==> violet: inputs <==
## measure_sys
module measure_sys(
	input            sys_clk,
	input            sys_rst_n,
	input      [7:0] askdemod_data,    
	input      [9:0] fsk_demod,        
	input      [7:0] pskdemod_data,    
	output     [7:0] demod_data,
	output     [7:0] uart_mod_type,
	output    [15:0] uart_demod_fre,
	output     [7:0] uart_mod_depth,
	output reg [7:0] uart_delta_freq
);
Settings: LEC_CHECK=0, ABC_AREA=1, CAP_MARGIN=0, CELL_PAD_IN_SITES_GLOBAL_PLACEMENT=0, CORE_ASPECT_RATIO=0.98, CORE_MARGIN=2, CORE_UTILIZATION=72, GPL_ROUTABILITY_DRIVEN=0, MAX_ROUTING_LAYER=met4, MIN_ROUTING_LAYER=met1, PLACE_DENSITY_LB_ADDON=0.04, SETUP_SLACK_MARGIN=5.0, SLEW_MARGIN=20, TNS_END_PERCENT=5; clock period 41.4 ns.
run.sh (not shown) runs the stock make flow with config.mk's settings and CLKGATE_MAP_FILE=.
==> inputs of quartz, as changes to violet <==
==> flow/config.mk (replaced) <==
export PLATFORM = sky130hd
export DESIGN_NAME = measure_sys
export DESIGN_NICKNAME = measure_sys
export VERILOG_FILES = /design/flow/design.v
export SDC_FILE = /design/flow/constraint.sdc
export NUM_CORES = 4
export LEC_CHECK = 0
export CAP_MARGIN = 30
export CELL_PAD_IN_SITES_GLOBAL_PLACEMENT = 0
export CORE_ASPECT_RATIO = 0.98
export CORE_MARGIN = 2
export CORE_UTILIZATION = 71
export GPL_ROUTABILITY_DRIVEN = 0
export MAX_ROUTING_LAYER = met4
export MIN_ROUTING_LAYER = met1
export PLACE_DENSITY_LB_ADDON = 0.22
export SETUP_SLACK_MARGIN = 5.0
export SLEW_MARGIN = 20
==> flow/constraint.sdc (replaced) <==
create_clock -name core_clock -period 47.1 [get_ports {sys_clk}]
set_input_delay 9.4200 -clock core_clock [delete_from_list [all_inputs] [get_ports {sys_clk}]]
set_output_delay 9.4200 -clock core_clock [all_outputs]
set_load 0.01 [all_outputs]
==> results <==
violet finished but fails on max-capacitance violations, max-slew violations, negative setup slack. quartz died in global routing (ODB-0269).
In quartz the synthesized cell count is smaller than in violet, by 15%.
Die size is about the same in quartz and violet.
Area after synthesis: quartz is lower than violet (about 1.5%).

---

==> run A: inputs <==
Starting RTL as in the previous note.
Design measure_sys, start of the top module:
module measure_sys(
	input            sys_clk,
	input            sys_rst_n,
	input      [7:0] askdemod_data,    
	input      [9:0] fsk_demod,        
	input      [7:0] pskdemod_data,    
	output     [7:0] demod_data,
	output     [7:0] uart_mod_type,
	output    [15:0] uart_demod_fre,
	output     [7:0] uart_mod_depth,
	output reg [7:0] uart_delta_freq
);
export LEC_CHECK = 0
export CAP_MARGIN = 15
export CELL_PAD_IN_SITES_GLOBAL_PLACEMENT = 3
export CORE_ASPECT_RATIO = 0.98
export CORE_MARGIN = 9
export CORE_UTILIZATION = 33
export CTS_CLUSTER_DIAMETER = 126
export GPL_ROUTABILITY_DRIVEN = 1
export GPL_TIMING_DRIVEN = 0
export HOLD_SLACK_MARGIN = 0.01
export MAX_ROUTING_LAYER = met5
export MIN_ROUTING_LAYER = met2
export PLACE_DENSITY_LB_ADDON = 0.09
export SETUP_SLACK_MARGIN = -1.21
export SLEW_MARGIN = 35
export TNS_END_PERCENT = 80
create_clock -name core_clock -period 50.2 [get_ports {sys_clk}]
==> run M (differences from run A) <==
CAP_MARGIN = 20   (was 15)
CELL_PAD_IN_SITES_GLOBAL_PLACEMENT = unset   (was 3)
CORE_ASPECT_RATIO = unset   (was 0.98)
CORE_MARGIN = 2   (was 9)
CORE_UTILIZATION = 65   (was 33)
CTS_CLUSTER_DIAMETER = unset   (was 126)
GPL_ROUTABILITY_DRIVEN = unset   (was 1)
GPL_TIMING_DRIVEN = unset   (was 0)
HOLD_SLACK_MARGIN = unset   (was 0.01)
MAX_ROUTING_LAYER = unset   (was met5)
MIN_ROUTING_LAYER = unset   (was met2)
PLACE_DENSITY_LB_ADDON = unset   (was 0.09)
SETUP_SLACK_MARGIN = unset   (was -1.21)
SLEW_MARGIN = 20   (was 35)
TNS_END_PERCENT = unset   (was 80)
==> flow/constraint.sdc (replaced) <==
create_clock -name core_clock -period 79.0 [get_ports {sys_clk}]
set_input_delay 15.8000 -clock core_clock [delete_from_list [all_inputs] [get_ports {sys_clk}]]
set_output_delay 15.8000 -clock core_clock [all_outputs]
set_load 0.01 [all_outputs]
==> run D (differences from run A) <==
ABC_AREA = 1   (was unset)
CAP_MARGIN = 20   (was 15)
CELL_PAD_IN_SITES_GLOBAL_PLACEMENT = unset   (was 3)
CORE_ASPECT_RATIO = unset   (was 0.98)
CORE_MARGIN = 2   (was 9)
CORE_UTILIZATION = 69   (was 33)
CTS_CLUSTER_DIAMETER = 338   (was 126)
GPL_ROUTABILITY_DRIVEN = unset   (was 1)
GPL_TIMING_DRIVEN = unset   (was 0)
HOLD_SLACK_MARGIN = unset   (was 0.01)
MAX_ROUTING_LAYER = unset   (was met5)
MIN_ROUTING_LAYER = unset   (was met2)
PLACE_DENSITY_LB_ADDON = unset   (was 0.09)
SETUP_SLACK_MARGIN = -2.0   (was -1.21)
SLEW_MARGIN = 20   (was 35)
TNS_END_PERCENT = unset   (was 80)
==> flow/constraint.sdc (replaced) <==
create_clock -name core_clock -period 36.8 [get_ports {sys_clk}]
set_input_delay 7.3600 -clock core_clock [delete_from_list [all_inputs] [get_ports {sys_clk}]]
set_output_delay 7.3600 -clock core_clock [all_outputs]
set_load 0.01 [all_outputs]
==> run B (differences from run A) <==
CAP_MARGIN = 20   (was 15)
CELL_PAD_IN_SITES_GLOBAL_PLACEMENT = unset   (was 3)
CORE_ASPECT_RATIO = unset   (was 0.98)
CORE_MARGIN = 2   (was 9)
CORE_UTILIZATION = 68   (was 33)
CTS_CLUSTER_DIAMETER = unset   (was 126)
GPL_ROUTABILITY_DRIVEN = unset   (was 1)
GPL_TIMING_DRIVEN = unset   (was 0)
HOLD_SLACK_MARGIN = unset   (was 0.01)
MAX_ROUTING_LAYER = unset   (was met5)
MIN_ROUTING_LAYER = unset   (was met2)
PLACE_DENSITY_LB_ADDON = unset   (was 0.09)
SETUP_SLACK_MARGIN = unset   (was -1.21)
SLEW_MARGIN = 20   (was 35)
TNS_END_PERCENT = unset   (was 80)
==> flow/constraint.sdc (replaced) <==
create_clock -name core_clock -period 56.8 [get_ports {sys_clk}]
set_input_delay 11.3600 -clock core_clock [delete_from_list [all_inputs] [get_ports {sys_clk}]]
set_output_delay 11.3600 -clock core_clock [all_outputs]
set_load 0.01 [all_outputs]
==> job_summary.md <==
## Implementation flow summary

| Metric | Value |
|---|---|
| Outcome | timing/DRC/antenna clean |
| Largest area class, layout | combinational gates |
| Crit. Startpoint | measure_fsk.frequency_counter_inst.N2[2] |
| Metal2 WL | 118 mm |
| Flops | approximately 540 |
| Slowest stage delay, CP | approximately 650 ps |
| VDD IR max | 0.0000196 V |
| FF-to-FF setup slack | 2970 ps |
| Insertion Delay late pin | 710 ps |
| DR WL met3 | 16.1 mm |
# the run above: run B

==> job_summary.md <==
## Implementation flow summary

| Metric | Value |
|---|---|
| Outcome | finished with violations |
| Fin worst setup slack | -1180 ps |
| # setup viols final | 2 |
| Crit. Startpoint | measure_fsk.frequency_counter_inst.N2[2] |
| Layout violations | negative setup slack |
| DR WL met3 | roughly 130 mm |
# the run above: run A

==> job_summary.md <==
## Implementation flow summary

| Metric | Value |
|---|---|
| DR WL met3 | between 15 and 20 mm |
| Slowest stage delay, CP | approximately 900 ps |
| Outcome | timing/DRC/antenna clean |
| Metal2 WL | about 120 mm |
| Flops | 538 |
| FF-to-FF setup slack | between 15,000 and 20,000 ps |
# the run above: run M

==> job_summary.md <==
### Metrics collected by this job

| Metric | Value |
|---|---|
| Cells after Synth | roughly 14,000 |
| H-tree depth | 3 |
| Cell Rows | 134 |
| Busiest layer in global routing | met2 |
| Err | [ERROR GRT-0116] Global routing finished with congestion. Check the congestion regions in the DRC Viewer. |
| Outcome | did not finish |
| Congestion Overflow GR | 949 |
| Exit stage | 5_1_grt |
| Mean Syn Cell Area | between 6 and 7 um^2 |
| IO Pins | around 76 |
# the run above: run D


---

==> trial 78: inputs <==
Starting RTL as in the previous note.
clock: 100.0 ns
lec_check: 0
abc_area: 0
cap_margin: 25
cell_pad_in_sites_detail_placement: 1
cell_pad_in_sites_global_placement: 1
core_aspect_ratio: 1.06
core_margin: 5
core_utilization: 16
cts_cluster_size: 75
gpl_routability_driven: 1
max_routing_layer: met4
place_density_lb_addon: 0.27
slew_margin: 10
tns_end_percent: 5
==> trial 75 (differences from trial 78) <==
Settings changed: ABC_AREA 0 to default, CAP_MARGIN 25 to 5, CELL_PAD_IN_SITES_GLOBAL_PLACEMENT 1 to default, CORE_ASPECT_RATIO 1.06 to 1.53, CORE_MARGIN 5 to 2, CORE_UTILIZATION 16 to 40, GPL_ROUTABILITY_DRIVEN 1 to 0, PLACE_DENSITY_LB_ADDON 0.27 to default, SLEW_MARGIN 10 to 20.
==> trial 33 (differences from trial 78) <==
Settings changed: ABC_AREA 0 to default, CAP_MARGIN 25 to 20, CELL_PAD_IN_SITES_DETAIL_PLACEMENT 1 to default, CELL_PAD_IN_SITES_GLOBAL_PLACEMENT 1 to default, CORE_ASPECT_RATIO 1.06 to default, CORE_MARGIN 5 to 2, CORE_UTILIZATION 16 to 40, CTS_CLUSTER_SIZE 75 to default, GPL_ROUTABILITY_DRIVEN 1 to default, MAX_ROUTING_LAYER met4 to default, PLACE_DENSITY_LB_ADDON 0.27 to default, SLEW_MARGIN 10 to 20, TNS_END_PERCENT 5 to default.
==> flow/constraint.sdc (replaced) <==
create_clock -name core_clock -period 62.4 [get_ports {sys_clk}]
set_input_delay 12.4800 -clock core_clock [delete_from_list [all_inputs] [get_ports {sys_clk}]]
set_output_delay 12.4800 -clock core_clock [all_outputs]
set_load 0.01 [all_outputs]
==> results <==
- Non-clock buffer count, highest first: trial 78, trial 75, trial 33.
- In flip-flop count, trial 78 and trial 33 do not differ.
- Utilization, lowest first: trial 78, trial 75, trial 33.
- Against trial 78, the clock skew of trial 75 is lower by 0.0093 ns.
- Of trial 33 and trial 75, trial 33 has the higher sequential power (gap 60%, measured against trial 75).
- First-iteration DRC count: trial 33 is larger than trial 78 (about 50%).
- Fmax: trial 33 > trial 78 > trial 75.
==> figures <==
                                                                                        trial 75                                        trial 78                                      trial 33
Width of the die                                                                          391 um                                          744 um                                        482 um
Headroom to the max-slew limit                                                             19.3%                                           28.6%                                         27.6%
Worst hold start                                  measure_psk.wave_cal_inst.signal_dc_removed[7]  measure_psk.wave_cal_inst.signal_dc_removed[7]  measure_ask.frequency_counter_inst.freq_q[4]
Placed Instance Area                                                                 95600 sq um                                    102000 sq um                                   95500 sq um
Via count                                                                                  89300                                           84700                                         84600
Final area over synthesized area                                                          1.072x                                          1.143x                                        1.077x
Logic gate share of total power                                                             5.5%                                            5.2%                                          5.0%
Fin nets                                                                                   13300                                           13300                                         13300
Share of the clock period used by the worst path                                           62.3%                                           61.3%                                         92.9%
Pre-Place Util                                                                             40.2%                                           16.0%                                         40.3%
Switching share of power                                                                   26.0%                                           27.2%                                         24.8%
Total chip power                                                                      0.000529 W                                      0.000566 W                                    0.000894 W
Count of inserted antenna diode cells                                                          9                                              20                                             1
Core area                                                                           228000 sq um                                    571000 sq um                                  227000 sq um
Status                                                                  timing/DRC/antenna clean                        timing/DRC/antenna clean                      timing/DRC/antenna clean
No activity file was given, so power comes from the tool's default toggle rates.
